Design MazeRunner, start of the top module:
module MazeRunner(clk,RST_n,SS_n,MOSI,MISO,SCLK,PWMR,PWML,
                  DIRR,DIRL,IR_EN,BMPL_n,BMPR_n,buzz,
				  buzz_n,RX,LED);
Size in the first run: about 410 flip-flops, roughly 24 I/O pins, roughly 0.022 mm^2 of cells after synthesis.
Settings: LEC_CHECK=0, ABC_AREA=1, CAP_MARGIN=5, CELL_PAD_IN_SITES_DETAIL_PLACEMENT=0, CELL_PAD_IN_SITES_GLOBAL_PLACEMENT=1, CORE_MARGIN=5, CORE_UTILIZATION=27, CTS_CLUSTER_DIAMETER=78, CTS_CLUSTER_SIZE=76, MIN_ROUTING_LAYER=met2, PLACE_DENSITY_LB_ADDON=0.17, SETUP_SLACK_MARGIN=-0.3, SLEW_MARGIN=10; clock period 5.67 ns.
run.sh (not shown) runs the stock make flow with config.mk's settings and CLKGATE_MAP_FILE=.
The baseline finished with negative setup slack left.
Change:
Settings changed: ABC_AREA 1 to unset, CAP_MARGIN 5 to 20, CELL_PAD_IN_SITES_DETAIL_PLACEMENT 0 to unset, CELL_PAD_IN_SITES_GLOBAL_PLACEMENT 1 to unset, CORE_MARGIN 5 to 2, CORE_UTILIZATION 27 to 40, CTS_CLUSTER_DIAMETER 78 to unset, CTS_CLUSTER_SIZE 76 to unset, MIN_ROUTING_LAYER met2 to unset, PLACE_DENSITY set to 0.6, PLACE_DENSITY_LB_ADDON 0.17 to unset, SETUP_SLACK_MARGIN -0.3 to unset, SLEW_MARGIN 10 to 20.
Clock period 5.67 ns to 7.84 ns, I/O delays scaled along.
What happened:
- This time the run completed with no timing, DRC or antenna violations
- global-route usage decreases by 1.4 points
- worst setup slack is better by 810 ps
- first-iteration DRC count decreases by 63%
- routed wire length decreases by 16%
Change:
Settings changed: ABC_AREA set to 1, CORE_UTILIZATION 40 to 72, PLACE_DENSITY 0.6 to unset, PLACE_DENSITY_LB_ADDON set to 0.19.
Clock period 7.84 ns to 5.09 ns, I/O delays scaled along.
What happened:
- The new run finished with negative setup slack left
- setup slack degrades by 1500 ps
- wire length rises by 24%
- utilization goes up by 41 points
- count of clock-buffer cells in the layout is unchanged
- clock skew goes down by 13 ps
- hold slack gets worse by 6.0 ps
- cell count went up by 7.4%
- power goes up by 47%
- global-route usage climbs by 16 points
- synthesized area is higher by 1.6%
Change:
Settings changed: CTS_CLUSTER_SIZE set to 72, PLACE_DENSITY set to 0.37, PLACE_DENSITY_LB_ADDON 0.19 to unset, SETUP_SLACK_MARGIN set to 0.52.
Clock period 5.09 ns to 4.72 ns, I/O delays scaled along.
The new run ran to the end with violations: negative setup slack; cell count climbs by 2.2%; register-to-register slack is worse by 410 ps; worst setup slack is worse by 410 ps.
Change:
Settings changed: CORE_UTILIZATION 72 to 70, CTS_CLUSTER_SIZE 72 to unset, PLACE_DENSITY 0.37 to 0.6, SETUP_SLACK_MARGIN 0.52 to unset.
Clock period 4.72 ns to 5.68 ns, I/O delays scaled along.
The changed run ran to the end with violations: negative setup slack; setup slack gains 960 ps; hold slack loses 4.1 ps; cell count drops by a few percent; synthesized cell count stays the same; via count shrinks by roughly a tenth; cell area is lower by a little under a tenth; combinational power decreases by a quarter to a third; core utilization decreases by 9.7 points; register-to-register slack improved by 960 ps.

---

Starting RTL as in the previous note.
make LEC_CHECK=0 CAP_MARGIN=20 CORE_ASPECT_RATIO=0.97 CORE_MARGIN=2 CORE_UTILIZATION=40 GPL_TIMING_DRIVEN=0 PLACE_DENSITY_LB_ADDON=0.07 SLEW_MARGIN=20 finish   # period 10.0 ns
The starting point went through all stages and came out clean.
Next try:
CORE_ASPECT_RATIO = unset   (was 0.97)
CORE_UTILIZATION = 64   (was 40)
GPL_TIMING_DRIVEN = unset   (was 0)
PLACE_DENSITY_LB_ADDON = unset   (was 0.07)
SETUP_SLACK_MARGIN = -0.46   (was unset)
clock period = 4.6 ns   (was 10.0 ns; I/O delays follow)
This time the run ran to the end with violations: setup timing.
Synthesized cell count does not change.
Final area grows by roughly a tenth.
Area after synthesis does not change.
Register-to-register slack is worse by 3.3 ns.
Next try:
ABC_AREA = 1   (was unset)
CORE_UTILIZATION = 72   (was 64)
PLACE_DENSITY_LB_ADDON = 0.19   (was unset)
SETUP_SLACK_MARGIN = unset   (was -0.46)
clock period = 5.12 ns   (was 4.6 ns; I/O delays follow)
The new run completed, yet does not pass: setup timing.
Setup slack improved by 0.45 ns.
Global-route usage came out higher by 4.6 points.
Maximum frequency came out lower slightly.
Final cell count came out higher by a few percent.
Sequential share of layout area came out higher by 1.5 points.
Final area came out lower by a few percent.
Utilization came out higher by 5.0 points.
Via count came out higher by a little under a tenth.
Next try:
ABC_AREA = unset   (was 1)
PLACE_DENSITY = 0.65   (was unset)
PLACE_DENSITY_LB_ADDON = unset   (was 0.19)
SETUP_SLACK_MARGIN = 1.76   (was unset)
clock period = 7.0 ns   (was 5.12 ns; I/O delays follow)
The new run passed the timing, DRC and antenna checks.
Global-route usage drops by 1.9 points.
Maximum frequency climbs by about 0.64%.
Clock power drops by 26%.
Cell area drops by 2.3%.
Power drops by about 26%.
Combinational power drops by about 22%.
Critical path depth drops by 11.
Hold slack degrades by 0.020 ns.
Wire length drops by about 9%.
Sequential power drops by about 26%.
Clock-buffer cell count drops by 10.
Next try:
CORE_UTILIZATION = 68   (was 72)
PLACE_DENSITY = unset   (was 0.65)
SETUP_SLACK_MARGIN = unset   (was 1.76)
clock period = 5.09 ns   (was 7.0 ns; I/O delays follow)
Effect:
- With this change the flow completed and failed the layout checks on setup timing
- core utilization falls by 2.2 points
- setup slack degrades by 1.7 ns
- via count falls by 0.47%
- non-clock buffer count rose by 105
- first-iteration DRC count is lower by 28%
- routed wire length drops by 4.8%
- count of clock-buffer cells in the layout increases by 7
- total power increases by 33%
Power is estimated from default activity; no workload was simulated.
